build 83:
// datapath
module datapath(clk, rst, sw, seg0, seg1,seg2,seg3, mem_addr, mem_wdata, mem_we, mem_rdata);
For scale: roughly 340 flip-flops, roughly 0.030 sq mm of cells after synthesis.
clock: 9.3 ns
lec_check: 0
cap_margin: 20
core_margin: 2
core_utilization: 72
cts_cluster_diameter: 269
hold_slack_margin: -0.1
max_routing_layer: met4
setup_slack_margin: 1.14
slew_margin: 20
run.sh (not shown) runs the stock make flow with config.mk's settings and CLKGATE_MAP_FILE=.
Build 83 never completed; the flow aborted with a tool error in global routing.
> inputs changed (build 83 -> build 87)
# build 83
export LEC_CHECK = 0
export CAP_MARGIN = 20
export CORE_MARGIN = 2
export CORE_UTILIZATION = 72
export CTS_CLUSTER_DIAMETER = 269
export HOLD_SLACK_MARGIN = -0.1
export MAX_ROUTING_LAYER = met4
export SETUP_SLACK_MARGIN = 1.14
export SLEW_MARGIN = 20
create_clock -name core_clock -period 9.3 [get_ports {clk}]
# build 87
export LEC_CHECK = 0
export CAP_MARGIN = 20
export CELL_PAD_IN_SITES_DETAIL_PLACEMENT = 1
export CORE_MARGIN = 2
export CORE_UTILIZATION = 40
export GPL_ROUTABILITY_DRIVEN = 0
export PLACE_DENSITY = 0.37
export SLEW_MARGIN = 20
create_clock -name core_clock -period 9.3 [get_ports {clk}]
### Flow results
- Build 87 reports a lower core utilization before placement than build 83 does.
- Build 83 did not run to completion, as it errored out during global routing.
- Having completed the whole flow, build 87 delivered a layout that passed the timing, design-rule and antenna checks.
- Re die size: build 83 was lower than build 87.
- Build 87 gives more number of clock buffers inserted by TritonCTS than build 83 did.
- [diff] placed wire-length estimate, build 87 relative to build 83: regression
- Build 87 vs. build 83: post-placement cell area went up by 2.5%.
> inputs changed (build 87 -> build 27)
# build 87
export LEC_CHECK = 0
export CAP_MARGIN = 20
export CELL_PAD_IN_SITES_DETAIL_PLACEMENT = 1
export CORE_MARGIN = 2
export CORE_UTILIZATION = 40
export GPL_ROUTABILITY_DRIVEN = 0
export PLACE_DENSITY = 0.37
export SLEW_MARGIN = 20
create_clock -name core_clock -period 9.3 [get_ports {clk}]
# build 27
export LEC_CHECK = 0
export CAP_MARGIN = 20
export CORE_MARGIN = 2
export CORE_UTILIZATION = 65
export MAX_ROUTING_LAYER = met4
export SETUP_SLACK_MARGIN = 1.14
export SLEW_MARGIN = 20
create_clock -name core_clock -period 9.3 [get_ports {clk}]
[summary]
- Build 27 vs build 87: required time at the endpoint of the critical path down
- Looking at master of the slowest instance on the critical path, the a311o_2 result is from build 87; the a222oi_1 one comes from build 27.
- Build 87 vs build 27, end point of the critical path: alu_inst.mul_accumulator.Q[14] vs alu_inst.mul_accumulator.Q[15]
- Compared build 27 vs build 87, and part of the cycle the worst path needs is down in build 27.
- From build 87 to build 27 the numbers moved as follows: final area higher, tap cell instance count saw a decrease.
- Changes observed in build 27 relative to build 87: instance area at placement down 2.2%, share of the final layout cell area in multi-input gates now larger, setup slack now larger.
[inputs] build 65 vs build 27
# build 27
export LEC_CHECK = 0
export CAP_MARGIN = 20
export CORE_MARGIN = 2
export CORE_UTILIZATION = 65
export MAX_ROUTING_LAYER = met4
export SETUP_SLACK_MARGIN = 1.14
export SLEW_MARGIN = 20
create_clock -name core_clock -period 9.3 [get_ports {clk}]
# build 65
export LEC_CHECK = 0
export CAP_MARGIN = 20
export CORE_MARGIN = 2
export CORE_UTILIZATION = 65
export MAX_ROUTING_LAYER = met4
export SLEW_MARGIN = 20
create_clock -name core_clock -period 7.9 [get_ports {clk}]
[summary]
Build 65: non-clock buffer contribution to total cell area is 2.9 points higher than what build 27 reported. [compare] base=build 27 new=build 65: via density per instance went up by 0.073; non-clock buffer instance count of the final layout went up by about 34%. Against build 27, build 65 comes in 30 ps higher on largest stage delay on the critical path. Build 27: no failed stages, no open violations at the end. Nothing crashed in build 65 and all stages finished; the problem is that the final layout failed, the offending checks being setup timing. Relative to build 27, worst hold slack has gone up in build 65.

Starting RTL as in the previous note.
==> flow/design.v (excerpt) <==
module datapath(clk, rst, sw, seg0, seg1,seg2,seg3, mem_addr, mem_wdata, mem_we, mem_rdata);
Settings: LEC_CHECK=0, ABC_AREA=1, CAP_MARGIN=20, CELL_PAD_IN_SITES_DETAIL_PLACEMENT=1, CELL_PAD_IN_SITES_GLOBAL_PLACEMENT=3, CORE_ASPECT_RATIO=1.12, CORE_MARGIN=2, CORE_UTILIZATION=20, CTS_CLUSTER_DIAMETER=319, GPL_ROUTABILITY_DRIVEN=0, GPL_TIMING_DRIVEN=0, HOLD_SLACK_MARGIN=0.1, MAX_ROUTING_LAYER=met4, MIN_ROUTING_LAYER=met2, PLACE_DENSITY=0.37, SLEW_MARGIN=20, TNS_END_PERCENT=20; clock period 9.3 ns.
Edit:
- ABC_AREA: 1 -> unset
- CELL_PAD_IN_SITES_DETAIL_PLACEMENT: 1 -> unset
- CELL_PAD_IN_SITES_GLOBAL_PLACEMENT: 3 -> unset
- CORE_ASPECT_RATIO: 1.12 -> unset
- CORE_MARGIN: 2 -> 4
- CORE_UTILIZATION: 20 -> 40
- CTS_CLUSTER_DIAMETER: 319 -> unset
- GPL_ROUTABILITY_DRIVEN: 0 -> unset
- GPL_TIMING_DRIVEN: 0 -> unset
- HOLD_SLACK_MARGIN: 0.1 -> unset
- MAX_ROUTING_LAYER: met4 -> unset
- MIN_ROUTING_LAYER: met2 -> unset
- PLACE_DENSITY: 0.37 -> unset
- TNS_END_PERCENT: 20 -> unset
Effect: The new run finished clean. Global-route usage drops by 13 points. Cell count drops by 29%. First-iteration DRC count drops by about 46%. Worst hold slack improves by 0.0051 ns. Setup slack improves by 0.11 ns. Clock-buffer cell count drops by 20. Via count drops by 35%. Register-to-register slack improves by 0.11 ns.
Edit:
- CORE_UTILIZATION: 40 -> 35
- clock period: 9.3 -> 9.1 ns (I/O delays scaled with it)
Result: Non-clock buffer count went up by 33; area after synthesis is unchanged; global-route usage went down by 4.0 points; wire length went up by 0.52%; worst hold slack gets better by 0.011 ns; cell count went up by 4.7%; cell area went up by 1.8%; setup slack gets worse by 0.10 ns.
Edit:
- CORE_UTILIZATION: 35 -> 70
- CTS_CLUSTER_SIZE: unset -> 24
- PLACE_DENSITY: unset -> 0.55
- SETUP_SLACK_MARGIN: unset -> 0.46
- clock period: 9.1 -> 3.05 ns (I/O delays scaled with it)
Result: The new run did not get past clock tree synthesis (4_1_cts) with DPL-0038. Die size went down by well over a third. Synthesized cell count stays the same. Synthesized area stays the same.

== build 73 ==
Starting RTL as in the previous note.
export LEC_CHECK = 0
export ABC_AREA = 1
export CAP_MARGIN = 20
export CORE_ASPECT_RATIO = 0.7
export CORE_MARGIN = 2
export CORE_UTILIZATION = 72
export CTS_CLUSTER_DIAMETER = 372
export CTS_CLUSTER_SIZE = 99
export HOLD_SLACK_MARGIN = -0.09
export PLACE_DENSITY = 0.43
export SETUP_SLACK_MARGIN = 0.74
export SLEW_MARGIN = 20
create_clock -name core_clock -period 3.48 [get_ports {clk}]
Build 73 did not make it past clock tree synthesis (4_1_cts), where a tool error ended it.
What build 90 does differently from build 73 at the input level:
- a change of CORE_MARGIN from 2 to 4
- a deleted PLACE_DENSITY that had been 0.43
- a change of CORE_UTILIZATION from 72 to 40
- a deleted HOLD_SLACK_MARGIN that had been -0.09
- a deleted CORE_ASPECT_RATIO that had been 0.7
- a deleted CTS_CLUSTER_DIAMETER that had been 372
- a deleted CTS_CLUSTER_SIZE that had been 99
- a deleted SETUP_SLACK_MARGIN that had been 0.74
- a deleted ABC_AREA that had been 1
- a change of the clock period (ns, I/O delays scaled along) from 3.48 to 9.1
Findings:
- Build 90 completed; timing, DRC and antenna clean
- Compared to build 73, build 90 has area after detailed placement 12% lower.
- Comparing build 90 and build 73, the lower area fraction in xor and xnor cells is on build 73.
- Build 90 ends up with lower synthesized cell count than build 73 does.
- Per the comparison of build 90 with build 73, net count of the mapped netlist fell by about 18%; die size rose by 82%.
- The yosys synthesis chip area number comes out lower for build 90 vs build 73.
- Build 90 vs build 73: post-placement setup slack up in build 90
- Build 90 vs build 73 on share of synthesized cell area in full adder, half adder and majority cells: build 90 is the higher one.
- Build 90 — global placement routability congestion about 20% lower, build 73 as reference
The following lists how build 32 was set up differently from build 90:
- CTS_CLUSTER_SIZE newly set to 99
- CORE_UTILIZATION changed from 40 to 59
- the clock period (ns, I/O delays scaled along) changed from 9.1 to 4.22
## What came out
- Build 32 did not run to completion, as it errored out during global routing (5_1_grt).
- Build 32 -> build 90: post-synthesis simple-gate area fraction delta 0, exact match
- Die outline height: build 32 vs build 90 down about 17%
- Build 32 against build 90: post-detailed-placement cell area has increased; chip footprint has decreased.
diff inputs: build 32 => build 8
- CORE_MARGIN changed from 4 to 2
- CTS_CLUSTER_SIZE removed (was 99)
- SETUP_SLACK_MARGIN newly set to -0.45
- CORE_UTILIZATION changed from 59 to 58
- the clock period (ns, I/O delays scaled along) changed from 4.22 to 6.19
### Flow results
- Although build 8 finished all stages, its layout failed final checks on setup timing.
- Build 32 → build 8: placeable core area saw an increase, total placed instance area went down 2.5%, post-CTS setup buffer count fell 151, area enclosed by the die boundary decreased by about 1.8% relative to the old numbers, horizontal die dimension dropped about 0.9%.
- As far as unique cell type count in the Yosys netlist goes, build 8 and build 32 are indistinguishable; the numbers are identical.
- Total standard cell area after synthesis came out exactly the same in build 8 and build 32.
- The adder-cell area share of the yosys netlist on build 8 is in line with that on build 32.
- Going from build 32 to build 8, count of standard-cell rows grows by 1.2%.
- Diff build 8..build 32 | synthesized area per cell | unchanged
- As of build 8, final estimated routing congestion in global placement had fallen by a few percent compared to build 32.

datapath again, from the RTL that the note above started with.
make LEC_CHECK=0 CAP_MARGIN=20 CORE_MARGIN=2 CORE_UTILIZATION=72 CTS_CLUSTER_SIZE=61 MAX_ROUTING_LAYER=met4 PLACE_DENSITY_LB_ADDON=0.01 SETUP_SLACK_MARGIN=2.27 SLEW_MARGIN=20 finish   # period 7.92 ns
The starting point aborted during 5_1_grt (GRT-0116).
Rerun with:
Settings changed: ABC_AREA set to 1, CTS_CLUSTER_DIAMETER set to 243, CTS_CLUSTER_SIZE 61 to unset, SETUP_SLACK_MARGIN 2.27 to -0.45.
Clock period 7.92 ns to 8.32 ns, I/O delays scaled along.
The new run ran to the end with violations: negative setup slack.
Synthesized cell count went up by 24%.
Die size came out higher by about 0.8%.
Synthesized area went up by about 0.8%.
Rerun with:
Settings changed: ABC_AREA 1 to unset, CTS_CLUSTER_DIAMETER 243 to unset, CTS_CLUSTER_SIZE set to 79, SETUP_SLACK_MARGIN -0.45 to -0.58.
Clock period 8.32 ns to 8.07 ns, I/O delays scaled along.
This time the run ended with an error in 5_1_grt; synthesized cell count shrinks by 19%; die size goes down by 0.77%; area after synthesis shrinks by 0.78%.
Rerun with:
Settings changed: CORE_UTILIZATION 72 to 70, CTS_CLUSTER_SIZE 79 to unset, MAX_ROUTING_LAYER met4 to unset, SETUP_SLACK_MARGIN -0.58 to -0.45.
Clock period 8.07 ns to 8.63 ns, I/O delays scaled along.
With this change the flow finished but failed the layout checks on negative setup slack.
Area after synthesis stays the same.
Synthesized cell count stays the same.
Die area increases by 2.8%.
